## garnet
## ahb_lite_fir_filter
module ahb_lite_fir_filter(
    input clk,
          n_rst,
    input logic hsel,
    input logic [3:0] haddr,
    input logic hsize,
    input logic [1:0] htrans,
    input logic hwrite,
    input logic [15:0] hwdata,
    output logic [15:0] hrdata,
    output logic hresp
);
Size: ~420 flip-flops, ~44 I/O pins, about 33,000 sq um of cells after synthesis.
export LEC_CHECK = 0
export ABC_AREA = 1
export CAP_MARGIN = 0
export CELL_PAD_IN_SITES_GLOBAL_PLACEMENT = 0
export CORE_ASPECT_RATIO = 0.9
export CORE_MARGIN = 2
export CORE_UTILIZATION = 72
export CTS_CLUSTER_SIZE = 80
export GPL_ROUTABILITY_DRIVEN = 1
export GPL_TIMING_DRIVEN = 1
export HOLD_SLACK_MARGIN = 0.3
export MAX_ROUTING_LAYER = met5
export PLACE_DENSITY_LB_ADDON = 0.21
export SETUP_SLACK_MARGIN = -0.3
export SLEW_MARGIN = 35
create_clock -name core_clock -period 3.37 [get_ports {clk}]
run.sh (not shown) runs the stock make flow with config.mk's settings and CLKGATE_MAP_FILE=.
FAIL garnet @ global routing (5_1_grt): tool exited with error
#### Input delta (pepper over garnet)
- GPL_TIMING_DRIVEN removed (was 1)
- CORE_ASPECT_RATIO removed (was 0.9)
- PLACE_DENSITY_LB_ADDON removed (was 0.21)
- GPL_ROUTABILITY_DRIVEN removed (was 1)
- MAX_ROUTING_LAYER removed (was met5)
- CORE_UTILIZATION changed from 72 to 40
- SLEW_MARGIN changed from 35 to 20
- SETUP_SLACK_MARGIN removed (was -0.3)
- CELL_PAD_IN_SITES_GLOBAL_PLACEMENT removed (was 0)
- CAP_MARGIN changed from 0 to 20
- CTS_CLUSTER_SIZE removed (was 80)
- ABC_AREA removed (was 1)
- HOLD_SLACK_MARGIN removed (was 0.3)
- the clock period (ns, I/O delays scaled along) changed from 3.37 to 12.0
[summary]
Sort garnet and pepper by post-detailed-placement cell area desc -> top: garnet. Compared to garnet, pepper has synthesized chip area reported by yosys about 1.3% lower. The final layout from pepper, which completed every stage, passed the timing, DRC and antenna checks at the end of the flow. In the flow results for garnet and pepper, the post-synthesis mux area share is smaller on garnet. Changes observed in pepper relative to garnet: arithmetic-cell share of the synthesized area counting full adders, half adders and majority gates shows an increase of 0.23 points, post-placement setup slack shows an increase of 7.09 ns, die extent in y shows an increase of about 40%.
What tundra does differently from pepper at the input level:
- CORE_UTILIZATION now 67, was 40
- ABC_AREA now 0, previously not set
- SETUP_SLACK_MARGIN now 1.23, previously not set
- CTS_CLUSTER_SIZE now 22, previously not set
- CTS_CLUSTER_DIAMETER now 375, previously not set
- HOLD_SLACK_MARGIN now -0.08, previously not set
- the clock period (ns, I/O delays scaled along) now 4.77, was 12.0
Findings:
The log for tundra ends in global routing (5_1_grt) with error ODB-0269, so the run never completed. tundra vs pepper, die boundary width went down by 22%. Placer's final routability congestion estimate grows by a few percent when moving from pepper to tundra. From pepper to tundra the numbers moved as follows: number of core rows lost 24, total die size lost 40%, number of clock buffers inserted by TritonCTS lost 51%, quantity of gates resized following cts picked up an extra 237, post-detailed-placement cell area picked up an extra 12%. Changes observed in tundra relative to pepper: half-perimeter wire length of the detailed placement result has increased, initial standard-cell utilization of the core has increased.
diff inputs: tundra => zinc
- changing SLEW_MARGIN from 20 to 35
- changing CTS_CLUSTER_SIZE from 22 to 29
- removing CTS_CLUSTER_DIAMETER (formerly 375)
- removing SETUP_SLACK_MARGIN (formerly 1.23)
- setting CELL_PAD_IN_SITES_GLOBAL_PLACEMENT to 0 for the first time
- setting PLACE_DENSITY_LB_ADDON to 0.21 for the first time
- setting GPL_TIMING_DRIVEN to 1 for the first time
- setting GPL_ROUTABILITY_DRIVEN to 1 for the first time
- removing ABC_AREA (formerly 0)
- removing HOLD_SLACK_MARGIN (formerly -0.08)
- setting MAX_ROUTING_LAYER to met5 for the first time
- changing CORE_UTILIZATION from 67 to 72
- changing the clock period (ns, I/O delays scaled along) from 4.77 to 4.76
[summary]
- Status for tundra and zinc: no clean run
- Post-cts repair resize count up 260 in zinc wrt tundra
- The floorplan-stage core utilization reported for zinc is greater than that of tundra by 5.2 points.
- The vertical die dimension in zinc sits 3.5% below the value recorded for tundra.
- Between tundra and zinc, post-CTS setup repair buffer count is lower for tundra, zinc comes in above that.
- Comparing tundra against zinc, there is no change at all in number of hold buffers added after cts.
- Against tundra, total core area in zinc fell by a little under 10%.
- Compared to tundra, zinc was floorplanned on a smaller die.
- [compare] base=tundra new=zinc: total cell area at the placement stage down 290 sq um, HPWL after detailed placement comparable.
Relative to zinc, the following input files were edited for raven:
- an added ABC_AREA of 1
- a change of CORE_UTILIZATION from 72 to 66
- a deleted CTS_CLUSTER_SIZE that had been 29
- a deleted PLACE_DENSITY_LB_ADDON that had been 0.21
- an added SETUP_SLACK_MARGIN of -0.55
- an added CTS_CLUSTER_DIAMETER of 260
- a change of the clock period (ns, I/O delays scaled along) from 4.76 to 6.97
==> comparison <==
Placed instance count, raven and zinc: smaller value in zinc. In the metrics for raven and zinc, the one carrying the lower yosys stat chip area is zinc. Relative to zinc, the number of distinct standard cells referenced by the synthesized netlist measured on raven has decreased by more than 10%. The post-synthesis xor/xnor area fraction number comes out higher for zinc vs raven. raven: post-detailed-placement cell area is about 1.9% lower than what zinc reported. raven -> zinc: total number of H-tree levels delta 0, exact match. Although raven finished all stages, its layout failed final checks on slew limit, setup timing. In terms of count of pins on the block boundary, raven and zinc differ only marginally. zinc → raven: die area moved up; synthesized cell count moved up.
diff inputs: raven => lagoon
- putting CORE_ASPECT_RATIO at 0.9 where nothing was set
- putting CTS_CLUSTER_SIZE at 29 where nothing was set
- putting PLACE_DENSITY_LB_ADDON at 0.21 where nothing was set
- clearing CTS_CLUSTER_DIAMETER, which used to be 260
- clearing ABC_AREA, which used to be 1
- swapping 66 for 72 in CORE_UTILIZATION
- swapping -0.55 for -0.3 in SETUP_SLACK_MARGIN
- swapping 6.97 for 4.02 in the clock period (ns, I/O delays scaled along)
[summary]
Status: lagoon FAILED at global routing (5_1_grt) (tool error). Diff lagoon and raven: post-synthesis cell count lower in lagoon. | clock buffer count from CTS | lagoon vs raven | ≈ equal |. Diff raven -> lagoon: post-cts sizing count now sits lower, number of library cell types mapped by synthesis now sits higher, count of flip-flops with a built-in enable after synthesis now sits at about the same level.
